==> trial 48: inputs <==
==> flow/design.v <==
module datapath(input clk, reset, weCU, buffIRCU, buffAHCU,
                input buffALCU, buffRCU, srcbmuxCU, adrmuxCU,
			       input [1:0] acmuxCU, pcmuxCU,
			       input [2:0] aluopCU,
			       input [7:0] memdata,
			       output [15:0] address,
			       output [7:0] writedata, instrCU,
			       output zeroCU);
wire [7:0]  adrHout, buffIRout, buffAHout, buffALout, srcbmuxout;
wire [7:0]  acout, acmuxout, rout, buffRout, aluout;
wire [15:0] pcout, pcaddout, mdaout, pcmuxout, adrmuxout;
flopr #(8) IR(clk, reset, buffIRout, instrCU);
flopr #(8) adrH(clk, reset, buffAHout, adrHout);
buff buffIR(clk, reset, memdata, buffIRCU, buffIRout);
buff buffadrH(clk, reset, memdata, buffAHCU, buffAHout);
buff buffadrL(clk, reset, memdata, buffALCU, buffALout);
mux3 #(8) acmux(aluout, memdata, rout, acmuxCU, acmuxout);
flopr #(8) AC(clk, reset, acmuxout, acout);
flopr #(8) R(clk, reset, buffRout, rout);
buff buffR(clk, reset, acout, buffRCU, buffRout);
mux2 #(8) srcbmux(rout, 8'b00000001, srcbmuxCU, srcbmuxout);
alu alu(acout, srcbmuxout, aluopCU, aluout, zeroCU);
flopr #(16) PC(clk, reset, pcmuxout, pcout);
mux3 #(16) pcmux(pcout, pcaddout, {adrHout, buffALout}, pcmuxCU, pcmuxout);
adder pcadder(pcout, 16'b000000000000001, pcaddout);
flopr #(16) MDA(clk, reset, {adrHout, buffALout}, mdaout);
mux2 #(16) addressmux(pcout, mdaout, adrmuxCU, adrmuxout);
assign address = adrmuxout;
assign writedata = aluout;
endmodule
module mux2 # (parameter WIDTH = 8)
(input  [WIDTH-1:0] a0, a1,
 input s,
 output [WIDTH-1:0] y);
  assign y = s ? a1 : a0;
endmodule
module mux3 # (parameter WIDTH = 8)
(input  [WIDTH-1:0] a0, a1, a2,
 input  [1:0] s,
 output [WIDTH-1:0] y);
  assign y = s[1] ? a2 : (s[0] ? a1 : a0); 
endmodule
module flopr # (parameter WIDTH = 8)
(input clk, reset,
 input [WIDTH-1:0] d,
 output reg [WIDTH-1:0] q);
 always @ (posedge clk, posedge reset)
   if (reset) q <= 0;
   else q <= d;
endmodule
module buff(input clk, reset, input[7:0] a, input s, output [7:0] y);
  reg [7:0] q;
  assign y = (s == 1) ? a : q;
  always @ (posedge clk, posedge reset)
    if (reset) q <= 0;
    else q <= y;
endmodule
module adder(input [15:0] a, b, output [15:0] y);
assign y = a + b;
endmodule
module alu (a, b, sel, out, zero);
    input [7:0] a,b;
    input [2:0] sel; 
    output reg [7:0] out;
    output reg zero;
    always @ (*) 
    begin 
        case(sel) 
		      3'b000:   
	begin
		out = a; 
		if (out == 0) zero = 1;  
		else zero = 0; 
          end
            3'b001:   
	begin
		out = a+b;  
		if (out == 0)
		 zero = 1;  
		else
		zero = 0;
          end     
            3'b010:   
	begin
		out = a-b;  
		if (out == 0) zero = 1;  
		else zero = 0;
          end 
            3'b011:   
	begin
		out = 0; 
		zero = 1;
          end
			   3'b100:   
	begin
		out = a & b; 
		if (out == 0)
		 zero = 1;  
		else
		zero = 0;
          end
		     3'b101:   
	begin
		out = a | b; 
		if (out == 0) zero = 1;  
		else zero = 0; 
          end
			  3'b110:   
	begin
		out = a ^ b; 
		if (out == 0) zero = 1;  
		else zero = 0; 
          end		 
			  3'b111:   
	begin
		out = ~a; 
		if (out == 0) zero = 1;  
		else zero = 0; 
          end
        endcase
    end
endmodule
module controller(input clk, reset, zflag, 
                  input [7:0] opcode, 
						output buffIR, buffAH, buffAL, buffR, srcbmux, adrmux, we,
			         output [1:0] pcmux, acmux, 
						output [2:0] aluop);
  maindec md(clk, reset, zflag, opcode, buffAL, buffR, buffIR, buffAH, srcbmux, adrmux, we, pcmux, acmux, aluop);
endmodule
module maindec(input clk, reset, zflag, 
               input [7:0] opcode, 
					output buffAL, buffR, buffIR, buffAH, srcbmux, adrmux, we,
			      output [1:0] pcmux, acmux,
					output [2:0] aluop);
  reg [13:0] controls;
  reg [3:0] state, nextstate;
  assign {buffAL, buffAH, buffIR, acmux, buffR, srcbmux, aluop, pcmux, adrmux, we} = controls;
  parameter fetch = 4'b0000;
  parameter decode = 4'b0001;
  parameter getah = 4'b0010;
  parameter getal = 4'b0011;
  parameter loaddata = 4'b0100;
  parameter storedata = 4'b0101;
  parameter jumpinstr = 4'b0110;
  parameter alu = 4'b0111;
  parameter r_to_ac = 4'b1000;
  parameter ac_to_r = 4'b1001;
  parameter ahfetch = 4'b1010;
  parameter pcinc = 4'b1011;
  parameter NOP = 8'h00;
  parameter LDAC = 8'h01;
  parameter STAC = 8'h02;
  parameter MVAC = 8'h03;
  parameter MOVR = 8'h04;
  parameter JUMP = 8'h05;
  parameter JMPZ = 8'h06;
  parameter JPNZ = 8'h07;
  parameter ADD = 8'h08;
  parameter SUB = 8'h09;
  parameter INAC = 8'h0A;
  parameter CLAC = 8'h0B;
  parameter AND = 8'h0C;
  parameter OR = 8'h0D;
  parameter XOR = 8'h0E;
  parameter NOT = 8'h0F;
  always @(posedge clk, posedge reset)
    if (reset)  state <= fetch;
	 else        state <= nextstate;
  always @(*)
  begin  
    case(state)
	   fetch: nextstate <= decode;
		decode: case(opcode)
		          NOP: nextstate <= pcinc;
					 LDAC: nextstate <= ahfetch;
					 STAC: nextstate <= ahfetch;
					 MVAC: nextstate <= ac_to_r;
					 MOVR: nextstate <= r_to_ac;
					 JUMP: nextstate <= ahfetch;
					 JMPZ: nextstate <= ahfetch;
					 JPNZ: nextstate <= ahfetch;
					 default: nextstate <= alu;
				 endcase
		 getah: nextstate <= getal;
		 getal: if (opcode == STAC)      nextstate <= storedata;
		        else if (opcode == LDAC) nextstate <= loaddata;
				  else if ((opcode == JMPZ) & ~zflag) nextstate <= pcinc;
				  else if ((opcode == JPNZ) & zflag)  nextstate <= pcinc;
				  else                     nextstate <= jumpinstr;
		 jumpinstr: nextstate <= fetch;
		 storedata: nextstate <= fetch;
		 loaddata: nextstate <= fetch;
		 ac_to_r: nextstate <= fetch;
		 r_to_ac: nextstate <= fetch;
		 alu: nextstate <= fetch;
		 ahfetch: nextstate <= getah;
		 pcinc: nextstate <= fetch;
		 default: nextstate <= fetch;
	 endcase
  end
  always @(*)
  begin
    case(state)
	   fetch: controls <= 14'b00100000000000;
		decode: controls <= 14'b00000000000000;
		getah: controls <= 14'b01000000000100;
		getal: controls <= 14'b10000000000000;
		storedata: controls <= 14'b00000000000111;
		loaddata: controls <=  14'b00001000000110;
		ac_to_r: controls <= 14'b00000100000100;
		r_to_ac: controls <= 14'b00010000000100;
		jumpinstr: controls <= 14'b00000000001010;
		ahfetch: controls <= 14'b00000000000100;
		pcinc: controls <= 14'b00000000000100;
		alu:
		begin
		  case(opcode)
		    ADD: controls <= 14'b00000000010100;
			 SUB: controls <= 14'b00000000100100;
			 INAC: controls <= 14'b00000010010100;
			 CLAC: controls <= 14'b00000000110100;
			 AND: controls <= 14'b00000001000100;
			 OR: controls <= 14'b00000001010100;
			 XOR: controls <= 14'b00000001100100;
			 NOT: controls <= 14'b00000001110100;
			 default: controls <= 14'b00000000000000;
		  endcase
		end
		default: controls <= 14'b00000000000000;
    endcase
  end
endmodule
module smm(input clk, reset,
           input [7:0] readdata,
           output we, 
			  output [15:0] address,
			  output [7:0] writedata);
wire buffR, buffIR, buffAH, mdamux, buffAL, adrmux, srcbmux;
wire [1:0] pcmux, acmux;
wire [2:0] aluop;
wire [15:0] addr;
wire [7:0] wdata, instr;
wire zero;
datapath dp(clk, reset, we, buffIR, buffAH, buffAL, buffR, srcbmux, adrmux, acmux, pcmux, aluop, readdata, addr, wdata, instr, zero);
controller cu(clk, reset, zero, instr, buffIR, buffAH, buffAL, buffR, srcbmux, adrmux, we, pcmux, acmux, aluop);
assign writedata = wdata;
assign address = addr;
endmodule
==> flow/run.sh <==
#!/bin/bash
# the make line also repeats each setting of config.mk as NAME=value (left out here)
make -C /OpenROAD-flow-scripts/flow DESIGN_CONFIG=/design/flow/config.mk WORK_HOME=/design/flow/orfs CLKGATE_MAP_FILE= finish
==> flow/config.mk <==
export PLATFORM = sky130hd
export DESIGN_NAME = smm
export DESIGN_NICKNAME = smm
export VERILOG_FILES = /design/flow/design.v
export SDC_FILE = /design/flow/constraint.sdc
export NUM_CORES = 4
export LEC_CHECK = 0
export ABC_AREA = 1
export CAP_MARGIN = 0
export CELL_PAD_IN_SITES_GLOBAL_PLACEMENT = 0
export CORE_ASPECT_RATIO = 0.87
export CORE_MARGIN = 2
export CORE_UTILIZATION = 72
export CTS_CLUSTER_DIAMETER = 261
export CTS_CLUSTER_SIZE = 15
export GPL_TIMING_DRIVEN = 1
export HOLD_SLACK_MARGIN = 0.21
export PLACE_DENSITY_LB_ADDON = 0.11
export SETUP_SLACK_MARGIN = 1.11
export SLEW_MARGIN = 10
==> flow/constraint.sdc <==
create_clock -name core_clock -period 3.85 [get_ports {clk}]
set_input_delay 0.7700 -clock core_clock [delete_from_list [all_inputs] [get_ports {clk}]]
set_output_delay 0.7700 -clock core_clock [all_outputs]
set_load 0.01 [all_outputs]
==> build 74: changes against trial 48 <==
Settings changed: CORE_ASPECT_RATIO 0.87 to 0.69, CORE_MARGIN 2 to 9, CORE_UTILIZATION 72 to 26, CTS_CLUSTER_DIAMETER 261 to 393, CTS_CLUSTER_SIZE 15 to unset, GPL_ROUTABILITY_DRIVEN set to 0, MAX_ROUTING_LAYER set to met4, SETUP_SLACK_MARGIN 1.11 to 0.45, SLEW_MARGIN 10 to 30.
==> flow/constraint.sdc (replaced) <==
create_clock -name core_clock -period 3.68 [get_ports {clk}]
set_input_delay 0.7360 -clock core_clock [delete_from_list [all_inputs] [get_ports {clk}]]
set_output_delay 0.7360 -clock core_clock [all_outputs]
set_load 0.01 [all_outputs]
==> comparison table <==
item	trial 48	build 74
Status	aborted with a tool error	complete, no violations
Stage where the flow stopped	5_1_grt	-
Net Count, Synth	748	748
Number of post-CTS setup repair buffers	45	27
Multiplexer share of the synthesized area	0.425%	0.425%
Bufs on Longest Clock Path	2	2
Worst slack at placement	0.114 ns	-0.170 ns
Post-placement cell area	0.00552 sq mm	0.00608 sq mm
Yosys Chip Area	0.00501 sq mm	0.00501 sq mm
Number of enable-type register cells in the synthesized netlist	0	0
Starting Density	74.0%	27.0%
Dpl hpwl	11.5 mm	12.9 mm
Post-cts resize count	121	103
Standard-cell row count	28	41
Standard cell core area	0.00676 sq mm	0.0186 sq mm
Number of cells in the yosys synthesis report	705	705
Clock root buffer	sky130_fd_sc_hd__clkbuf_8	sky130_fd_sc_hd__clkbuf_16
Number of cells after detailed placement	823	1046
Horiz. Die Dim	93.4 um	185 um
Number of CTS-inserted buffers	9	9
Synthesized instance count	705	705
Syn. warnings	5	5
Die extent in y	81.8 um	133 um
Complex-gate fraction of the synthesized area	12.3%	12.3%
Die Area	0.00764 sq mm	0.0247 sq mm
Yosys top cell by area	sky130_fd_sc_hd__dfrtp_1	sky130_fd_sc_hd__dfrtp_1
